Setup of build 24:
Design Remoto, start of the top module:
module Remoto(clk,rst,entrada,comando,su,sd,suB,sdB,saida_1,saida1_1,saida2_1,soma_result_1,sinal_A,sinal_B);
Size in the first run: ~150 flip-flops, about 14000 um2 of cells after synthesis.
export LEC_CHECK = 0
export ABC_AREA = 1
export CAP_MARGIN = 15
export CORE_MARGIN = 2
export CORE_UTILIZATION = 71
export CTS_CLUSTER_DIAMETER = 196
export CTS_CLUSTER_SIZE = 15
export GPL_ROUTABILITY_DRIVEN = 1
export HOLD_SLACK_MARGIN = 0.29
export MAX_ROUTING_LAYER = met4
export PLACE_DENSITY_LB_ADDON = 0.04
export SETUP_SLACK_MARGIN = -0.18
export SLEW_MARGIN = 5
create_clock -name core_clock -period 6.12 [get_ports {clk}]
run.sh (not shown) runs the stock make flow with config.mk's settings and CLKGATE_MAP_FILE=.
Build 24 finished all stages; layout check result: FAIL, due to setup timing.
Inputs modified between build 24 and build 50:
# build 24
export LEC_CHECK = 0
export ABC_AREA = 1
export CAP_MARGIN = 15
export CORE_MARGIN = 2
export CORE_UTILIZATION = 71
export CTS_CLUSTER_DIAMETER = 196
export CTS_CLUSTER_SIZE = 15
export GPL_ROUTABILITY_DRIVEN = 1
export HOLD_SLACK_MARGIN = 0.29
export MAX_ROUTING_LAYER = met4
export PLACE_DENSITY_LB_ADDON = 0.04
export SETUP_SLACK_MARGIN = -0.18
export SLEW_MARGIN = 5
create_clock -name core_clock -period 6.12 [get_ports {clk}]
# build 50
export LEC_CHECK = 0
export CAP_MARGIN = 20
export CORE_MARGIN = 2
export CORE_UTILIZATION = 71
export SLEW_MARGIN = 20
create_clock -name core_clock -period 11.0 [get_ports {clk}]
Findings:
The power of build 50 is lower than that of build 24. On clock power share, build 50 and build 24 are neck and neck. Status | build 50 and build 24 | clean except build 24. On register-to-register setup slack, build 24 loses to build 50.
Input-level comparison between build 66 and build 50:
# build 50
export LEC_CHECK = 0
export CAP_MARGIN = 20
export CORE_MARGIN = 2
export CORE_UTILIZATION = 71
export SLEW_MARGIN = 20
create_clock -name core_clock -period 11.0 [get_ports {clk}]
# build 66
export LEC_CHECK = 0
export ABC_AREA = 1
export CAP_MARGIN = 20
export CORE_MARGIN = 2
export CORE_UTILIZATION = 72
export CTS_CLUSTER_SIZE = 99
export PLACE_DENSITY = 0.39
export SLEW_MARGIN = 20
create_clock -name core_clock -period 9.21 [get_ports {clk}]
==> comparison <==
Build 66 reports a higher worst setup slack before clock tree synthesis than build 50 does.
Build 66 vs. build 50: number of clock-tree buffers in the layout went up 1; utilization went up 2.1 points; number of standard cells reported by yosys went up 383; post-synth net total went up 383.
The run with more routed wire is build 66, not build 50.
The layout-stage area growth over the synthesis result in build 66 was higher than what build 50 gave.
Comparing build 66 and build 50, the higher met3 wire length is on build 50.
Build 66 ended with more switching power of the nets than build 50.
Per the final summary, build 66 finished and its layout is clean on timing, DRC and antenna.
Changes in build 79 relative to build 66:
# build 66
export LEC_CHECK = 0
export ABC_AREA = 1
export CAP_MARGIN = 20
export CORE_MARGIN = 2
export CORE_UTILIZATION = 72
export CTS_CLUSTER_SIZE = 99
export PLACE_DENSITY = 0.39
export SLEW_MARGIN = 20
create_clock -name core_clock -period 9.21 [get_ports {clk}]
# build 79
export LEC_CHECK = 0
export ABC_AREA = 1
export CAP_MARGIN = 20
export CORE_MARGIN = 2
export CORE_UTILIZATION = 72
export MAX_ROUTING_LAYER = met4
export PLACE_DENSITY_LB_ADDON = 0.08
export SETUP_SLACK_MARGIN = 1.92
export SLEW_MARGIN = 20
create_clock -name core_clock -period 6.47 [get_ports {clk}]
The flow ended early for build 79: it failed with a tool error in 5_1_grt.
Number of rows in the core area: build 66 vs build 79 — no meaningful difference
Delta (build 79 minus build 66): number of buffers added for setup after CTS picked up an extra 157; number of placed instances, taps included picked up an extra 10.
From build 66 to build 79, synthesized instance count did not move at all.
From build 66 to build 79 the numbers moved as follows: half-perimeter wire length after detailed placement went up, total of cells resized after clock tree synthesis up 411, instance area at placement picked up an extra 800 um2, maximum level of the CTS H-tree now sits at about the same level.
Power is estimated from default activity; no workload was simulated.
